==> flow/design.v (excerpt) <==
module cmplx_mult(
input logic clk,
input logic [10-1:0] switches,
output logic [8-1:0] LED,
output logic [6:0] HEX0,
output logic [6:0] HEX1,
output logic [6:0] HEX2,
output logic [6:0] HEX3,
output logic [6:0] HEX4,
output logic [6:0] HEX5,
output logic [6:0] HEX6,
output logic [6:0] HEX7);
logic [8-1:0] re_a, im_a, re_q, im_q;
logic [8-1:0] re_res, im_res;
logic [10-1:0] SW;
always_comb
	SW[$high(SW)-2:$low(SW)] = switches[$high(switches)-2:$low(switches)];
debounce #(.COUNT(1000)) db0
(
	.clk(clk),
	.signal_in(switches[$high(switches)]),
	.signal_out(SW[$high(SW)])
);
debounce #(.COUNT(1000)) db1
(
	.clk(clk),
	.signal_in(switches[$high(switches)-1]),
	.signal_out(SW[$high(SW)-1])
);
sm sm0 (.*);
logic signed [(2*8 -1)-1:0] re_x, im_x, re_y, im_y;
logic signed [2*(2*8 -1)-1:0] re_z, im_z;
localparam INPUT_SHIFT = (2*8 -1) - 8;
localparam OUTPUT_LOW = 2*INPUT_SHIFT -1;
localparam OUTPUT_HIGH = OUTPUT_LOW + 8 -1;
always_comb
begin
	re_x = $signed(re_a);
	im_x = $signed(im_a);
	re_y = $signed(re_q) << INPUT_SHIFT;
	im_y = $signed(im_q) << INPUT_SHIFT;
	re_res = re_z[OUTPUT_HIGH : OUTPUT_LOW];
	im_res = im_z[OUTPUT_HIGH : OUTPUT_LOW];
end
mult mult0
(.*);
logic [3:0][6:0] sw_hex;
always_comb
begin
	HEX0 = ~ sw_hex[0];  
	HEX1 = ~ sw_hex[1];  
	HEX2 = ~ sw_hex[2];  
	HEX3 = ~ sw_hex[3];  
end
bin_to_bcd sw_disp
(
	.in(SW[7:0]),
	.disp(sw_hex)
);
logic [3:0][6:0] led_hex;
always_comb
begin
	HEX4 = ~ led_hex[0];  
	HEX5 = ~ led_hex[1];  
	HEX6 = ~ led_hex[2];  
	HEX7 = ~ led_hex[3];  
end
bin_to_bcd led_disp
(
	.in(LED),
	.disp(led_hex)
);
endmodule
Size in the first run: roughly 1800 cells after synthesis, about 0.016 sq mm of cells after synthesis.
make LEC_CHECK=0 CAP_MARGIN=20 CELL_PAD_IN_SITES_DETAIL_PLACEMENT=1 CORE_MARGIN=2 CORE_UTILIZATION=40 SLEW_MARGIN=0 finish   # period 20.0 ns
run.sh (not shown) runs the stock make flow with config.mk's settings and CLKGATE_MAP_FILE=.
Then changed:
--- a/flow/config.mk
+++ b/flow/config.mk
@@ -7,6 +7,10 @@
 export LEC_CHECK = 0
+export ABC_AREA = 1
 export CAP_MARGIN = 20
-export CELL_PAD_IN_SITES_DETAIL_PLACEMENT = 1
 export CORE_MARGIN = 2
-export CORE_UTILIZATION = 40
-export SLEW_MARGIN = 0
+export CORE_UTILIZATION = 63
+export CTS_CLUSTER_DIAMETER = 391
+export CTS_CLUSTER_SIZE = 99
+export PLACE_DENSITY = 0.42
+export SLEW_MARGIN = 10
+export TNS_END_PERCENT = 25
What happened: Wire length fell by 4.5%; fmax rose by 6.6%; worst setup slack gets better by 1.2 ns; sequential share of layout area fell by 0.41 points; clock-buffer cell count stays the same; global-route usage rose by 8.6 points; cell area rose by 2.8%.
Then changed:
--- a/flow/config.mk
+++ b/flow/config.mk
@@ -7,10 +7,10 @@
 export LEC_CHECK = 0
-export ABC_AREA = 1
+export ABC_AREA = 0
 export CAP_MARGIN = 20
+export CORE_ASPECT_RATIO = 0.5
 export CORE_MARGIN = 2
-export CORE_UTILIZATION = 63
+export CORE_UTILIZATION = 40
 export CTS_CLUSTER_DIAMETER = 391
 export CTS_CLUSTER_SIZE = 99
-export PLACE_DENSITY = 0.42
+export PLACE_DENSITY_LB_ADDON = 0.0
 export SLEW_MARGIN = 10
-export TNS_END_PERCENT = 25
After rerunning: The new run went through all stages and came out clean; routed wire length climbs slightly; worst setup slack degrades by 1.2 ns; via count went down by roughly a tenth; design area goes down by a few percent; non-clock buffer count goes up by 6; synthesized cell count drops by a quarter to a third; core utilization falls by 24 points.

---

## exp/garnet
Starting RTL as in the previous note.
==> flow/design.v (excerpt) <==
module cmplx_mult(
input logic clk,
input logic [10-1:0] switches,
output logic [8-1:0] LED,
output logic [6:0] HEX0,
output logic [6:0] HEX1,
output logic [6:0] HEX2,
output logic [6:0] HEX3,
output logic [6:0] HEX4,
output logic [6:0] HEX5,
output logic [6:0] HEX6,
output logic [6:0] HEX7);
==> flow/config.mk <==
export PLATFORM = sky130hd
export DESIGN_NAME = cmplx_mult
export DESIGN_NICKNAME = cmplx_mult
export VERILOG_FILES = /design/flow/design.v
export SDC_FILE = /design/flow/constraint.sdc
export NUM_CORES = 4
export LEC_CHECK = 0
export ABC_AREA = 1
export CAP_MARGIN = 20
export CORE_ASPECT_RATIO = 0.5
export CORE_MARGIN = 2
export CORE_UTILIZATION = 69
export CTS_CLUSTER_DIAMETER = 331
export CTS_CLUSTER_SIZE = 100
export PLACE_DENSITY = 0.35
export SETUP_SLACK_MARGIN = -0.16
export SLEW_MARGIN = 20
export TNS_END_PERCENT = 10
==> flow/constraint.sdc <==
create_clock -name core_clock -period 10.5 [get_ports {clk}]
set_input_delay 2.1000 -clock core_clock [delete_from_list [all_inputs] [get_ports {clk}]]
set_output_delay 2.1000 -clock core_clock [all_outputs]
set_load 0.01 [all_outputs]
Completing all stages was not enough for exp/garnet: its layout failed the final checks because of negative setup slack.
Input changes introduced in exp/tundra (baseline for comparison: exp/garnet):
Settings: a change of CORE_UTILIZATION from 69 to 58; a deleted TNS_END_PERCENT that had been 10; a deleted CTS_CLUSTER_SIZE that had been 100; a deleted ABC_AREA that had been 1; a change of PLACE_DENSITY from 0.35 to 0.6; a deleted SETUP_SLACK_MARGIN that had been -0.16; a deleted CORE_ASPECT_RATIO that had been 0.5; a deleted CTS_CLUSTER_DIAMETER that had been 331; a change of the clock period (ns, I/O delays scaled along) from 10.5 to 11.1.
## What came out
- [exp/garnet] flow finished | final checks: failed | reasons: negative setup slack
- In exp/tundra the implementation ran to completion but is not tape-out ready, as the final checks report negative setup slack.
- Going from exp/garnet to exp/tundra, final-stage net count shrinks by about 15%.
- Die width, exp/tundra and exp/garnet: lower on exp/tundra
- exp/tundra vs exp/garnet: non-clock buffer count up by more than 10%
- Measured against each other, exp/tundra and exp/garnet differ in number of diodes, the lower figure coming from exp/tundra.
- exp/tundra ends up with lower delay of the slowest cell on the worst path than exp/garnet does.
[inputs] exp/cedar vs exp/tundra
Settings: CTS_CLUSTER_SIZE newly set to 42; CTS_CLUSTER_DIAMETER newly set to 94; PLACE_DENSITY removed (was 0.6); CORE_UTILIZATION changed from 58 to 72; ABC_AREA newly set to 1; the clock period (ns, I/O delays scaled along) changed from 11.1 to 13.3.
==> comparison <==
exp/cedar never completed, since it errored out during global routing.
exp/cedar vs exp/tundra — number of cell instances after yosys synthesis climbed by more than a quarter
exp/cedar vs. exp/tundra: number of flops mapped to enable cells by yosys held, chip height lower, proportion of synthesized area in mux cells lower, cell area after placement down 770 µm².
Area of the synthesized netlist per yosys stat sits higher in exp/cedar than in exp/tundra.
Final estimated routing congestion in global placement, exp/cedar and exp/tundra, higher one = exp/cedar.
In the floorplan summary, exp/cedar is listed with a die area less than that of exp/tundra.
Between exp/cedar and exp/tundra, the post-synthesis instance area is lower for exp/tundra.
Lower simple-gate share of the synthesized area was reported by exp/tundra, not exp/cedar.
[inputs] exp/nickel vs exp/cedar
Settings: CTS_CLUSTER_SIZE: 42 -> unset; CTS_CLUSTER_DIAMETER: 94 -> unset; PLACE_DENSITY: unset -> 0.41; the clock period (ns, I/O delays scaled along): 13.3 -> 28.5.
==> results <==
exp/nickel: PASS, flow complete, no timing, DRC or antenna violations
From exp/nickel to exp/cedar, placeable core region did not move at all.
Re placed cell count: exp/cedar was higher than exp/nickel.
Reported for exp/cedar and exp/nickel, number of buffers created by CTS turned out identical to the last digit.
For the pre-CTS worst setup slack, exp/nickel came in 9.48 ns higher than exp/cedar did.
exp/cedar -> exp/nickel: die width delta 0, exact match
Routability-driven placement congestion ratio for exp/nickel: 6.4% down relative to exp/cedar
Compared exp/nickel against exp/cedar; post-synth design cell area within noise.
Starting density of the core: exp/nickel vs exp/cedar — no meaningful difference
Summary of the comparison: placement-stage cell area is lower in exp/nickel, relative to exp/cedar.
In the metrics for exp/cedar and exp/nickel, the one carrying the higher number of instances resized during post-cts repair is exp/cedar.
Inputs modified between exp/nickel and exp/raven:
Settings: CORE_UTILIZATION changed from 72 to 68; PLACE_DENSITY removed (was 0.41); CTS_CLUSTER_DIAMETER newly set to 94; the clock period (ns, I/O delays scaled along) changed from 28.5 to 11.6.
==> comparison <==
exp/raven: all stages done; final checks FAILED (negative setup slack).
Looking at core utilization at floorplan, exp/raven sits 3.2 points lower than exp/nickel does.
Relative to exp/nickel, worst reg-to-reg path cell count increased by 4 in exp/raven.
[compare] base=exp/nickel new=exp/raven: final area has increased, placed instance count has increased.
The following lists how exp/maple was set up differently from exp/raven:
Settings: swapping 68 for 40 in CORE_UTILIZATION; putting PLACE_DENSITY at 0.6 where nothing was set; clearing ABC_AREA, which used to be 1; clearing CTS_CLUSTER_DIAMETER, which used to be 94; swapping 11.6 for 18.8 in the clock period (ns, I/O delays scaled along).
Notes after the runs:
- exp/maple: all stages complete, timing, DRC and antenna checks passed
- In the flow results for exp/maple and exp/raven, the width of the chip is larger on exp/maple.
- Between exp/maple and exp/raven, number of standard cells in the final layout excluding fillers is higher for exp/raven, exp/maple comes in under that.
- Taking exp/raven as the reference, in exp/maple total routed wirelength saw a decrease; routability-driven placement congestion ratio saw a decrease; count of cell types in the netlist saw an increase.
- exp/maple: normalized max-slew margin 5.9 points below exp/raven
- Setup WNS exp/raven -> exp/maple: better

---

## main
The RTL this note starts from:
==> flow/design.v <==
module segdec(input logic [3:0] in, output logic [6:0] out);
	always_comb
	begin
		case (in)
			4'b0000 :
				out = 7'b0111111;  
			4'b0001 :
				out = 7'b0000110;  
			4'b0010 :
				out = 7'b1011011;  
			4'b0011 :
				out = 7'b1001111;  
			4'b0100 :
				out = 7'b1100110;  
			4'b0101 :
				out = 7'b1101101;  
			4'b0110 :
				out = 7'b1111100;  
			4'b0111 :
				out = 7'b0000111;  
			4'b1000 :
				out = 7'b1111111;  
			4'b1001 :
				out = 7'b1100111;  
			4'b1010 :
				out = 7'b1000000;
			default :
				out = 7'b0000000;
    		endcase
	end
endmodule
module bin_to_bcd(input logic [7:0] in, output logic [3:0][6:0] disp);
logic[3:0] sign_num, units, tens, hundreds;
logic[7:0] num;
logic sign;
always_comb
begin
	sign = in[$high(in)];
	if(sign)  
		num = 0 - in;
	else
		num = in;
	hundreds = num / 100;
	num = num - (hundreds)*100;  
	tens = num / 10;
	num = num - (tens)*10;  
	units = num;
end
always_comb
	if(sign)
		sign_num = 4'hA;
	else
		sign_num = 4'hF;
segdec signdec
(
	.in(sign_num),
	.out(disp[3])
);
segdec hundreddec
(
	.in(hundreds),
	.out(disp[2])
);
segdec tendec
(
	.in(tens),
	.out(disp[1])
);
segdec unitdec
(
	.in(units),
	.out(disp[0])
);
endmodule
module debounce #(parameter int COUNT=500000) (input logic clk, signal_in, output logic signal_out);
logic prev_signal;
int unsigned cnt;
always_ff @(posedge clk)
begin
	if(prev_signal != signal_in)
	begin
		cnt <= 0;  
	end
	else if(cnt >= COUNT)
	begin
		cnt <= 0;  
		signal_out <= signal_in;
	end
	else
	begin
		cnt <= cnt +1;
	end
	prev_signal <= signal_in;
end
endmodule
module read_sm(input logic clk, reset_n, handshake, run, output logic read, done);
enum {HALT, WAIT_1, WAIT_0, DONE} state;
always_ff @(posedge clk, negedge reset_n)
begin
	if(!reset_n)
	begin
		state <= HALT;
		read <= 0;
	end
	else
	begin
		read <= 0;
		unique case(state)
			HALT : if(run) state <= WAIT_1;
			WAIT_1 :
			begin
				if(handshake)
				begin
					state <= WAIT_0;
					read <= '1;  
				end
			end
			WAIT_0 : if(!handshake) state <= DONE;
			DONE : state <= HALT;
		endcase
	end
end
always_comb
	if(state == DONE)
		done = 1;
	else
		done = 0;
endmodule
module sm(input logic clk, input logic [10-1:0] SW, input logic [8-1:0] re_res, im_res, output logic [8-1:0] LED, output logic [8-1:0] re_a, im_a, re_q, im_q);
typedef enum {REAL_A, IMAG_A, REAL_Q, IMAG_Q, DISP_REAL, DISP_IMAG} stateType;
stateType state;
logic reset_n;
logic handshake;
logic [8-1:0] data_in;
always_comb
begin
	reset_n = SW[$high(SW)];
	handshake = SW[$high(SW) -1];
	data_in =  SW[$high(SW) -2 : $low(SW)];
end
logic read_run, read_trigger, read_done;
read_sm re_sm0
(
	.clk(clk),
	.reset_n(reset_n),
	.handshake(handshake),
	.run(read_run),
	.read(read_trigger),
	.done(read_done)
);
always_comb
	read_run = (state == REAL_A) || (state == IMAG_A) || (state == REAL_Q) || (state == IMAG_Q);
always_ff @(posedge clk, negedge reset_n)
begin
	if(!reset_n)
		state <= REAL_A;
	else
	begin
		unique case(state)
			REAL_A: if(read_done) state <= IMAG_A;
			IMAG_A: if(read_done) state <= REAL_Q;
			REAL_Q: if(read_done) state <= IMAG_Q;
			IMAG_Q: if(read_done) state <= DISP_REAL;
			DISP_REAL : if(handshake == 1) state <= DISP_IMAG;
			DISP_IMAG : if(handshake == 0) state <= REAL_A;
		endcase
	end
end
always_ff @(posedge clk)
begin
	if(read_trigger)
	begin
		unique case(state)
			REAL_A: re_a <= data_in;
			IMAG_A: im_a <= data_in;
			REAL_Q: re_q <= data_in;
			IMAG_Q: im_q <= data_in;
			default: ;
		endcase
	end
end
always_comb
begin
	if(state == DISP_REAL)
		LED = re_res;
	else if(state == DISP_IMAG)
		LED = im_res;
	else
		LED = '0;
end
endmodule
module mult(input logic signed [(2*8 -1)-1:0] re_x, im_x, re_y, im_y, output logic signed [2*(2*8 -1)-1:0] re_z, im_z);
logic signed [(2*8 -1)-1:0] a,b,c,d;
always_comb
begin
	a = re_x;
	b = im_x;
	c = re_y;
	d = im_y;
end
logic signed [2*(2*8 -1)-1:0] ac, bd, ad, bc;
always_comb
begin
	ac = a*c;
	bd = b*d;
	ad = a*d;
	bc = b*c;
	re_z = ac - bd;
	im_z = ad + bc;
end
endmodule
module cmplx_mult(
input logic clk,
input logic [10-1:0] switches,
output logic [8-1:0] LED,
output logic [6:0] HEX0,
output logic [6:0] HEX1,
output logic [6:0] HEX2,
output logic [6:0] HEX3,
output logic [6:0] HEX4,
output logic [6:0] HEX5,
output logic [6:0] HEX6,
output logic [6:0] HEX7);
logic [8-1:0] re_a, im_a, re_q, im_q;
logic [8-1:0] re_res, im_res;
logic [10-1:0] SW;
always_comb
	SW[$high(SW)-2:$low(SW)] = switches[$high(switches)-2:$low(switches)];
debounce #(.COUNT(1000)) db0
(
	.clk(clk),
	.signal_in(switches[$high(switches)]),
	.signal_out(SW[$high(SW)])
);
debounce #(.COUNT(1000)) db1
(
	.clk(clk),
	.signal_in(switches[$high(switches)-1]),
	.signal_out(SW[$high(SW)-1])
);
sm sm0 (.*);
logic signed [(2*8 -1)-1:0] re_x, im_x, re_y, im_y;
logic signed [2*(2*8 -1)-1:0] re_z, im_z;
localparam INPUT_SHIFT = (2*8 -1) - 8;
localparam OUTPUT_LOW = 2*INPUT_SHIFT -1;
localparam OUTPUT_HIGH = OUTPUT_LOW + 8 -1;
always_comb
begin
	re_x = $signed(re_a);
	im_x = $signed(im_a);
	re_y = $signed(re_q) << INPUT_SHIFT;
	im_y = $signed(im_q) << INPUT_SHIFT;
	re_res = re_z[OUTPUT_HIGH : OUTPUT_LOW];
	im_res = im_z[OUTPUT_HIGH : OUTPUT_LOW];
end
mult mult0
(.*);
logic [3:0][6:0] sw_hex;
always_comb
begin
	HEX0 = ~ sw_hex[0];  
	HEX1 = ~ sw_hex[1];  
	HEX2 = ~ sw_hex[2];  
	HEX3 = ~ sw_hex[3];  
end
bin_to_bcd sw_disp
(
	.in(SW[7:0]),
	.disp(sw_hex)
);
logic [3:0][6:0] led_hex;
always_comb
begin
	HEX4 = ~ led_hex[0];  
	HEX5 = ~ led_hex[1];  
	HEX6 = ~ led_hex[2];  
	HEX7 = ~ led_hex[3];  
end
bin_to_bcd led_disp
(
	.in(LED),
	.disp(led_hex)
);
endmodule
export LEC_CHECK = 0
export ABC_AREA = 1
export CAP_MARGIN = 20
export CORE_ASPECT_RATIO = 1.37
export CORE_MARGIN = 9
export CORE_UTILIZATION = 38
export GPL_TIMING_DRIVEN = 0
export MAX_ROUTING_LAYER = met5
export PLACE_DENSITY_LB_ADDON = 0.29
export SETUP_SLACK_MARGIN = 0.73
export SLEW_MARGIN = 20
create_clock -name core_clock -period 15.7 [get_ports {clk}]
diff inputs: main => the feature branch
Settings: removing CORE_ASPECT_RATIO (formerly 1.37); changing CORE_MARGIN from 9 to 2; removing MAX_ROUTING_LAYER (formerly met5); removing PLACE_DENSITY_LB_ADDON (formerly 0.29); changing CORE_UTILIZATION from 38 to 56; removing ABC_AREA (formerly 1); removing GPL_TIMING_DRIVEN (formerly 0); removing SETUP_SLACK_MARGIN (formerly 0.73); changing the clock period (ns, I/O delays scaled along) from 15.7 to 10.5.
Results
Summary of the comparison: number of tap cells inserted is lower in the feature branch, relative to main. To summarise the feature branch: no stage aborted, but the layout did not pass its checks, failing on negative setup slack. The non-clock buffer count of the feature branch exceeds that of main by about 200%. Diff main -> the feature branch: share of the clock period used by the worst path higher; weighted congestion reported at the end of routability-driven placement lower; total via count in the routed design lower; number of instances in the synthesized netlist lower.
